// calculator
module calculator(
	input newkey,
	input [4:0] keycode,
	input clk,
	input rst,
	output reg [19:0] x,
	output reg led							 
	);
For scale: ~29 I/O pins, ~17000 µm² of cells after synthesis.
make LEC_CHECK=0 ABC_AREA=1 CAP_MARGIN=20 CORE_ASPECT_RATIO=1.42 CORE_MARGIN=2 CORE_UTILIZATION=42 CTS_CLUSTER_DIAMETER=333 CTS_CLUSTER_SIZE=98 HOLD_SLACK_MARGIN=0.12 MAX_ROUTING_LAYER=met4 MIN_ROUTING_LAYER=met1 PLACE_DENSITY=0.8 SETUP_SLACK_MARGIN=3.1 SLEW_MARGIN=15 TNS_END_PERCENT=40 finish   # period 13.3 ns
run.sh (not shown) runs the stock make flow with config.mk's settings and CLKGATE_MAP_FILE=.
The first run ran to the end with no violations.
Next try:
ABC_AREA = default   (was 1)
CELL_PAD_IN_SITES_DETAIL_PLACEMENT = 2   (was default)
CORE_MARGIN = 6   (was 2)
CORE_UTILIZATION = 56   (was 42)
CTS_CLUSTER_SIZE = 31   (was 98)
GPL_ROUTABILITY_DRIVEN = 1   (was default)
MAX_ROUTING_LAYER = met5   (was met4)
PLACE_DENSITY = default   (was 0.8)
SETUP_SLACK_MARGIN = 3.13   (was 3.1)
TNS_END_PERCENT = 95   (was 40)
Result: The new run failed in detailed placement (DPL-0033); area after synthesis is lower by 5.8%; die size is lower by 22%; synthesized cell count shrinks by 24%.
Next try:
CELL_PAD_IN_SITES_DETAIL_PLACEMENT = default   (was 2)
CORE_MARGIN = 2   (was 6)
CORE_UTILIZATION = 36   (was 56)
CTS_CLUSTER_SIZE = default   (was 31)
GPL_ROUTABILITY_DRIVEN = default   (was 1)
MAX_ROUTING_LAYER = met4   (was met5)
SETUP_SLACK_MARGIN = 3.1   (was 3.13)
TNS_END_PERCENT = 40   (was 95)
The new run completed with no timing, DRC or antenna violations; synthesized area is unchanged; synthesized cell count is unchanged; die area rose by about 40%.

---

calculator again, from the RTL that the note above started with.
export LEC_CHECK = 0
export ABC_AREA = 1
export CAP_MARGIN = 20
export CELL_PAD_IN_SITES_GLOBAL_PLACEMENT = 3
export CORE_MARGIN = 2
export CORE_UTILIZATION = 29
export CTS_CLUSTER_DIAMETER = 307
export CTS_CLUSTER_SIZE = 98
export HOLD_SLACK_MARGIN = -0.07
export PLACE_DENSITY_LB_ADDON = 0.05
export SLEW_MARGIN = 20
export TNS_END_PERCENT = 15
create_clock -name core_clock -period 10.0 [get_ports {clk}]
Rerun with:
- CELL_PAD_IN_SITES_GLOBAL_PLACEMENT: 3 -> default
- CORE_UTILIZATION: 29 -> 40
- CTS_CLUSTER_DIAMETER: 307 -> 203
- PLACE_DENSITY: default -> 0.35
- PLACE_DENSITY_LB_ADDON: 0.05 -> default
- TNS_END_PERCENT: 15 -> default
The new run passed the timing, design-rule and antenna checks. Sequential power came out lower by about 6%. Global-route usage increases by 6.6 points. Power is lower by 3.0%. Wire length fell by 9.1%. Non-clock buffer count stays the same. Final cell count shrinks by 5.8%. Worst hold slack degrades by 0.0034 ns.
Rerun with:
- ABC_AREA: 1 -> default
- CORE_UTILIZATION: 40 -> 60
- CTS_CLUSTER_DIAMETER: 203 -> default
- CTS_CLUSTER_SIZE: 98 -> default
- HOLD_SLACK_MARGIN: -0.07 -> default
- PLACE_DENSITY: 0.35 -> default
- clock period: 10.0 -> 4.45 ns (I/O delays scaled with it)
Outcome: The changed run completed, yet does not pass: negative setup slack; global-route usage grows by 8.3 points; power increases by 130%; setup slack degrades by 5.1 ns; wire length came out lower by 15%; clock skew goes down by 0.0033 ns.
Rerun with:
- CORE_UTILIZATION: 60 -> 65
- clock period: 4.45 -> 8.22 ns (I/O delays scaled with it)
After rerunning:
- The new run ran to the end with no violations
- clock skew climbs by 0.0056 ns
- design area goes down by 16%
- synthesized cell count is unchanged
- total power drops by 55%
- clock-buffer cell count shrinks by 2
- core utilization came out lower by 7.5 points

---

calculator again, from the RTL that the note above started with.
Settings: LEC_CHECK=0, CAP_MARGIN=20, CORE_MARGIN=2, CORE_UTILIZATION=40, CTS_CLUSTER_DIAMETER=118, CTS_CLUSTER_SIZE=98, HOLD_SLACK_MARGIN=-0.07, SLEW_MARGIN=20; clock period 10.0 ns.
Edit:
- CORE_UTILIZATION: 40 -> 17
- CTS_CLUSTER_DIAMETER: 118 -> not set
- CTS_CLUSTER_SIZE: 98 -> not set
- HOLD_SLACK_MARGIN: -0.07 -> not set
- clock period: 10.0 -> 12.2 ns (I/O delays scaled with it)
=>
- The new run passed the timing, design-rule and antenna checks
- worst hold slack degrades by 0.013 ns
- cell count grows by 31%
- design area grows by 5.4%
- synthesized cell count stays the same
- non-clock buffer count grows by 5
Edit:
- CORE_UTILIZATION: 17 -> 72
Outcome:
- The new run passed the timing, design-rule and antenna checks
- synthesized cell count stays the same
- utilization came out higher by 56 points
- critical path depth came out higher by 1
- via count came out higher by a few percent
- synthesized area does not change
- routed wire length came out lower by a few percent
- hold slack improved by 0.14 ns
- global-route usage came out higher by 31 points
- sequential share of layout area came out higher by 0.37 points
- setup slack improved by 0.047 ns
- cell area came out lower by a little under a tenth
Edit:
- CORE_UTILIZATION: 72 -> 40
- clock period: 12.2 -> 10.0 ns (I/O delays scaled with it)
The new run finished with timing, DRC and antenna clean.
Setup slack loses 2.1 ns.
Power increases by 28%.
Routed wire length increases by 7.4%.
Final cell count increases by about 12%.
Register-to-register slack loses 2.1 ns.
Final area increases by about 2.5%.
Worst hold slack loses 0.13 ns.
Combinational power increases by about 30%.
Edit:
- CORE_UTILIZATION: 40 -> 59
- clock period: 10.0 -> 7.87 ns (I/O delays scaled with it)
Cell area is about the same.
Non-clock buffer count grows by 27.
Count of clock-buffer cells in the layout does not change.
First-iteration DRC count grows by 2.6%.
Edit:
- CORE_UTILIZATION: 59 -> 40
- clock period: 7.87 -> 10.6 ns (I/O delays scaled with it)
Critical path depth stays the same; setup slack gains 2.5 ns; power came out lower by 26%; combinational power shrinks by 28%; sequential share of layout area is about the same.
No activity file was given, so power comes from the tool's default toggle rates.
